run A:
// SUBWAY
module SUBWAY(
    clk,
    rst_n,
    in_valid,
    init,
    in0,
    in1,
    in2,
    in3,
    out_valid,
    out
);
For scale: roughly 190 flip-flops.
Settings: LEC_CHECK=0, CAP_MARGIN=20, CORE_MARGIN=2, CORE_UTILIZATION=68, CTS_CLUSTER_DIAMETER=199, CTS_CLUSTER_SIZE=25, SLEW_MARGIN=20; clock period 1.29 ns.
run.sh (not shown) runs the stock make flow with config.mk's settings and CLKGATE_MAP_FILE=.
The flow completed for run A, but it is not clean: the layout still shows negative setup slack.
Here is what was changed in the inputs of run B compared with run A.
Settings: an added HOLD_SLACK_MARGIN of 0.29; an added ABC_AREA of 1; an added MAX_ROUTING_LAYER of met5; an added PLACE_DENSITY of 0.35; a change of CORE_UTILIZATION from 68 to 71; an added CORE_ASPECT_RATIO of 0.91; a change of CAP_MARGIN from 20 to 35; a change of CTS_CLUSTER_SIZE from 25 to 40; an added SETUP_SLACK_MARGIN of -0.03; a change of CTS_CLUSTER_DIAMETER from 199 to 375; an added TNS_END_PERCENT of 50.
Findings:
Run B -> run A: total clock buffers created by CTS delta 0, exact match
As of run B, floorplan die width had risen by a few percent compared to run A.
The flow ended early for run B: it failed with a tool error in global routing (5_1_grt).
Run B: area after synthesis is 3.0% higher than what run A reported.
Sort run B and run A by die size, ascending, and run B comes first.
Compared to run A, run B has count of unique library cells instantiated by Yosys 18 lower.
Of run B and run A, the lower core area belongs to run B.
Going from run A to run B, area of placed instances rose by 79 um2, synthesized cell count climbed 49%.
From run A to run B the numbers moved as follows: chip area estimate from yosys synthesis rose by about 3%, mean cell area of the mapped netlist fell by 31%, number of nets produced by synthesis rose by 47%.
Input-level comparison between run C and run B:
Settings: TNS_END_PERCENT no longer set, was 50; SETUP_SLACK_MARGIN now 0.3, was -0.03; ABC_AREA no longer set, was 1; CTS_CLUSTER_DIAMETER no longer set, was 375; MAX_ROUTING_LAYER no longer set, was met5; PLACE_DENSITY no longer set, was 0.35; CAP_MARGIN now 20, was 35; CORE_UTILIZATION now 68, was 71; CORE_ASPECT_RATIO no longer set, was 0.91; HOLD_SLACK_MARGIN now 0.24, was 0.29; CTS_CLUSTER_SIZE now 37, was 40.
## What came out
The flow ended early for run C: it failed with a tool error in clock tree synthesis (4_1_cts).
Comparing run B and run C, the lower gate count of the mapped netlist was measured on run C.
Changes observed in run C relative to run B: standard cell core area went up about 1.6%; chip area line of the yosys report went down 2.9%; count of cell types in the netlist went up 60%.
Delta (run C minus run B): post-placement cell count lost 229, die area went up, placement-stage worst setup slack lost 0.24 ns.


Starting RTL as in the previous note.
## SUBWAY
module SUBWAY(
    clk,
    rst_n,
    in_valid,
    init,
    in0,
    in1,
    in2,
    in3,
    out_valid,
    out
);
clock: 2.27 ns
lec_check: 0
abc_area: 1
cap_margin: 20
core_margin: 2
core_utilization: 72
cts_cluster_diameter: 238
cts_cluster_size: 25
place_density_lb_addon: 0.14
slew_margin: 20
Rerun with:
==> flow/config.mk (replaced) <==
export PLATFORM = sky130hd
export DESIGN_NAME = SUBWAY
export DESIGN_NICKNAME = SUBWAY
export VERILOG_FILES = /design/flow/design.v
export SDC_FILE = /design/flow/constraint.sdc
export NUM_CORES = 4
export LEC_CHECK = 0
export CAP_MARGIN = 20
export CORE_MARGIN = 2
export CORE_UTILIZATION = 72
export CTS_CLUSTER_SIZE = 30
export SLEW_MARGIN = 20
==> flow/constraint.sdc (replaced) <==
create_clock -name core_clock -period 1.98 [get_ports {clk}]
set_input_delay 0.3960 -clock core_clock [delete_from_list [all_inputs] [get_ports {clk}]]
set_output_delay 0.3960 -clock core_clock [all_outputs]
set_load 0.01 [all_outputs]
=> This time the run reached the layout checks and failed them: negative setup slack; die size is lower by a few percent; maximum frequency went up slightly; area after synthesis fell by a few percent; cell count went down by a quarter to a third; final area fell slightly.
Rerun with:
--- a/flow/config.mk
+++ b/flow/config.mk
@@ -9,4 +9,7 @@
 export CORE_MARGIN = 2
 export CORE_UTILIZATION = 72
-export CTS_CLUSTER_SIZE = 30
+export CTS_CLUSTER_DIAMETER = 182
+export CTS_CLUSTER_SIZE = 14
+export PLACE_DENSITY = 0.42
+export SETUP_SLACK_MARGIN = 0.57
 export SLEW_MARGIN = 20
Effect: The new run never finished: it broke off in clock tree synthesis with DPL-0033; die area stays the same; synthesized cell count stays the same; area after synthesis does not change.
Rerun with:
--- a/flow/config.mk
+++ b/flow/config.mk
@@ -11,5 +11,5 @@
 export CTS_CLUSTER_DIAMETER = 182
 export CTS_CLUSTER_SIZE = 14
-export PLACE_DENSITY = 0.42
-export SETUP_SLACK_MARGIN = 0.57
+export PLACE_DENSITY_LB_ADDON = 0.06
+export SETUP_SLACK_MARGIN = 0.59
 export SLEW_MARGIN = 20
After rerunning: The changed run completed, yet does not pass: negative setup slack. Die size is unchanged. Synthesized area stays the same. Synthesized cell count is unchanged.
Rerun with:
==> flow/config.mk (replaced) <==
export PLATFORM = sky130hd
export DESIGN_NAME = SUBWAY
export DESIGN_NICKNAME = SUBWAY
export VERILOG_FILES = /design/flow/design.v
export SDC_FILE = /design/flow/constraint.sdc
export NUM_CORES = 4
export LEC_CHECK = 0
export CAP_MARGIN = 20
export CORE_MARGIN = 2
export CORE_UTILIZATION = 40
export SLEW_MARGIN = 20
==> flow/constraint.sdc (replaced) <==
create_clock -name core_clock -period 2.32 [get_ports {clk}]
set_input_delay 0.4640 -clock core_clock [delete_from_list [all_inputs] [get_ports {clk}]]
set_output_delay 0.4640 -clock core_clock [all_outputs]
set_load 0.01 [all_outputs]
This time the run finished with timing, DRC and antenna clean.
Area after synthesis is unchanged.
Setup slack gets better by 560 ps.
Total power decreases by a quarter to a third.
Maximum frequency increases by roughly a tenth.
Final area decreases by a few percent.
Rerun with:
--- a/flow/config.mk
+++ b/flow/config.mk
@@ -6,6 +6,7 @@
 export NUM_CORES = 4
 export LEC_CHECK = 0
+export ABC_AREA = 1
 export CAP_MARGIN = 20
 export CORE_MARGIN = 2
-export CORE_UTILIZATION = 40
+export CORE_UTILIZATION = 62
 export SLEW_MARGIN = 20
==> flow/constraint.sdc (replaced) <==
create_clock -name core_clock -period 1.76 [get_ports {clk}]
set_input_delay 0.3520 -clock core_clock [delete_from_list [all_inputs] [get_ports {clk}]]
set_output_delay 0.3520 -clock core_clock [all_outputs]
set_load 0.01 [all_outputs]
The changed run ran to the end with violations: negative setup slack.
Clock-buffer cell count goes up by 2.
Global-route usage climbs by 7.8 points.
Non-clock buffer count goes up by 15.
Via count climbs by 27%.
Clock power increases by 35%.
Utilization came out higher by 26 points.
Total power climbs by about 37%.


Setup of old:
SUBWAY again, from the RTL that the note above started with.
clock: 2.5 ns
lec_check: 0
cap_margin: 20
cell_pad_in_sites_detail_placement: 1
core_aspect_ratio: 1.96
core_margin: 2
core_utilization: 42
cts_cluster_diameter: 239
cts_cluster_size: 98
place_density: 0.64
setup_slack_margin: 0.15
slew_margin: 20
tns_end_percent: 10
[old] flow finished | final checks: failed | reasons: setup timing
Changes in new relative to old:
==> flow/config.mk <==
export PLATFORM = sky130hd
export DESIGN_NAME = SUBWAY
export DESIGN_NICKNAME = SUBWAY
export VERILOG_FILES = /design/flow/design.v
export SDC_FILE = /design/flow/constraint.sdc
export NUM_CORES = 4
export LEC_CHECK = 0
export ABC_AREA = 1
export CAP_MARGIN = 30
export CELL_PAD_IN_SITES_DETAIL_PLACEMENT = 2
export CORE_ASPECT_RATIO = 1.51
export CORE_MARGIN = 2
export CORE_UTILIZATION = 40
export CTS_CLUSTER_DIAMETER = 53
export GPL_ROUTABILITY_DRIVEN = 1
export GPL_TIMING_DRIVEN = 1
export HOLD_SLACK_MARGIN = 0.26
export MAX_ROUTING_LAYER = met5
export PLACE_DENSITY_LB_ADDON = 0.18
export SETUP_SLACK_MARGIN = 0.47
export SLEW_MARGIN = 20
export TNS_END_PERCENT = 65
## What came out
new completed every stage of the flow, and the final layout passed the timing, design-rule and antenna checks.
Looking at die area across both flows, new is the weaker of the two, with old ahead.
The standard cells in new occupy more silicon area than those in old do.
The higher combinational fraction of design power of new and old is in new.
cur_pos[1] as the startpoint of the most critical setup path was reported by old, and cur_pos[0] by new.
Between new and old, the met1 layer wirelength in the final routing is lower for old.


Setup of build 35:
SUBWAY again, from the RTL that the note above started with.
==> flow/config.mk <==
export PLATFORM = sky130hd
export DESIGN_NAME = SUBWAY
export DESIGN_NICKNAME = SUBWAY
export VERILOG_FILES = /design/flow/design.v
export SDC_FILE = /design/flow/constraint.sdc
export NUM_CORES = 4
export LEC_CHECK = 0
export CAP_MARGIN = 20
export CORE_MARGIN = 2
export CORE_UTILIZATION = 72
export CTS_CLUSTER_DIAMETER = 197
export CTS_CLUSTER_SIZE = 30
export PLACE_DENSITY_LB_ADDON = 0.01
export SETUP_SLACK_MARGIN = 0.59
export SLEW_MARGIN = 20
==> flow/constraint.sdc <==
create_clock -name core_clock -period 1.98 [get_ports {clk}]
set_input_delay 0.3960 -clock core_clock [delete_from_list [all_inputs] [get_ports {clk}]]
set_output_delay 0.3960 -clock core_clock [all_outputs]
set_load 0.01 [all_outputs]
The log for build 35 ends in global routing (5_1_grt) with error DPL-0033, so the run never completed.
[inputs] build 51 vs build 35
- clearing SETUP_SLACK_MARGIN, which used to be 0.59
- swapping 72 for 40 in CORE_UTILIZATION
- clearing CTS_CLUSTER_DIAMETER, which used to be 197
- clearing CTS_CLUSTER_SIZE, which used to be 30
- clearing PLACE_DENSITY_LB_ADDON, which used to be 0.01
- swapping 1.98 for 2.5 in the clock period (ns, I/O delays scaled along)
--- outcome ---
Build 51: no failed stages, no open violations at the end. Build 51 — die width about 33% higher, build 35 as reference. Diff build 35 -> build 51 | die span in y | increase of 33%. Delta(core outline area, build 51 - build 35) > 0. Build 35 and build 51 ended up with nearly the same share of synthesized area occupied by flip-flops and latches. Summary of build 51 over build 35: floorplan die area now larger; starting density of the core shows a reduction of 32 points.
Changes in build 66 relative to build 51:
- CORE_MARGIN changed from 2 to 4
- the clock period (ns, I/O delays scaled along) changed from 2.5 to 2.6
--- outcome ---
Build 66: power share of the combinational group 0.9 points above build 51
Post-route clock skew essentially unchanged between build 51 and build 66.
Die area went up by a few percent going from build 51 to build 66.
[compare] base=build 51 new=build 66: overall die height climbed 4 µm, post-layout worst setup margin climbed 41 ps, total power dropped 780 µW.
NOTE: detailed route wirelength on metal3 in build 66 exceeds that of build 51
Going from build 51 to build 66, ratio of final minimum period to clock period decreased 1.3 points; share of total power in the clock network shrank by 4.3 points; via count of the first global-routing pass now larger; power of the sequential group went down.
What build 75 does differently from build 66 at the input level:
- a change of CORE_UTILIZATION from 40 to 68
- a change of CORE_MARGIN from 4 to 2
- a change of the clock period (ns, I/O delays scaled along) from 2.6 to 2.32
## What came out
Comparing build 75 and build 66, the higher portion of the clock cycle consumed by the worst path in the final layout was measured on build 75.
Utilization build 66 -> build 75: up
To summarise build 75: no stage aborted, but the layout did not pass its checks, failing on negative setup slack.
Diff build 75..build 66 | deepest clock path buffer count | unchanged
Placed wire-length estimate after detailed placement was higher in build 66 than in build 75.
Input-level comparison between build 20 and build 75:
- a change of CORE_UTILIZATION from 68 to 40
- an added SETUP_SLACK_MARGIN of 0.65
--- outcome ---
Against build 75 as the reference, build 20 delivers a higher clock network power. Build 20 finished end to end and its layout was clean on timing, DRC and antenna. Relative to build 75, build 20 degrades power. Taking build 75 as the reference, in build 20 clock latency of the later-clocked register in the worst-skew pair now smaller; final area now larger; routed length per instance now smaller; wire length after detailed routing now smaller; number of standard-cell rows in the floorplan now larger. Looking only at part of the power in combinational logic, and setting everything else aside, the lower value of build 20 and build 75 goes to build 75.
Input changes introduced in build 6 (baseline for comparison: build 20):
- SETUP_SLACK_MARGIN: 0.65 -> unset
- GPL_ROUTABILITY_DRIVEN: unset -> 0
- CORE_ASPECT_RATIO: unset -> 1.28
- HOLD_SLACK_MARGIN: unset -> -0.04
- the clock period (ns, I/O delays scaled along): 2.32 -> 2.5
## What came out
- Looking at build 6 and build 20, the instance count after placement with tap cells included is a wash.
- Build 6 reached the end of the flow, and the finished layout is clean on the timing, design-rule and antenna checks.
- Taking build 20 as the reference point, the measured slew at the worst slew-check pin of build 6 rises by 320 ps.
- Taking build 20 as the reference, in build 6 post-synthesis to final-layout area growth fell 3.7 points; number of gates on the worst path with buffers counted about even; highest ir drop seen on vdd fell about 8%; power fell about 12%.
- Build 6 and build 20 ended up with nearly the same overall overflow remaining after global route.
- Number of buffers inserted by post-CTS setup repair was higher in the run labelled build 20.
- From build 20 to build 6 the numbers moved as follows: total met2 wirelength after detailed routing now sits lower; final clock period utilization by the worst path now sits lower.
No activity file was given, so power comes from the tool's default toggle rates.
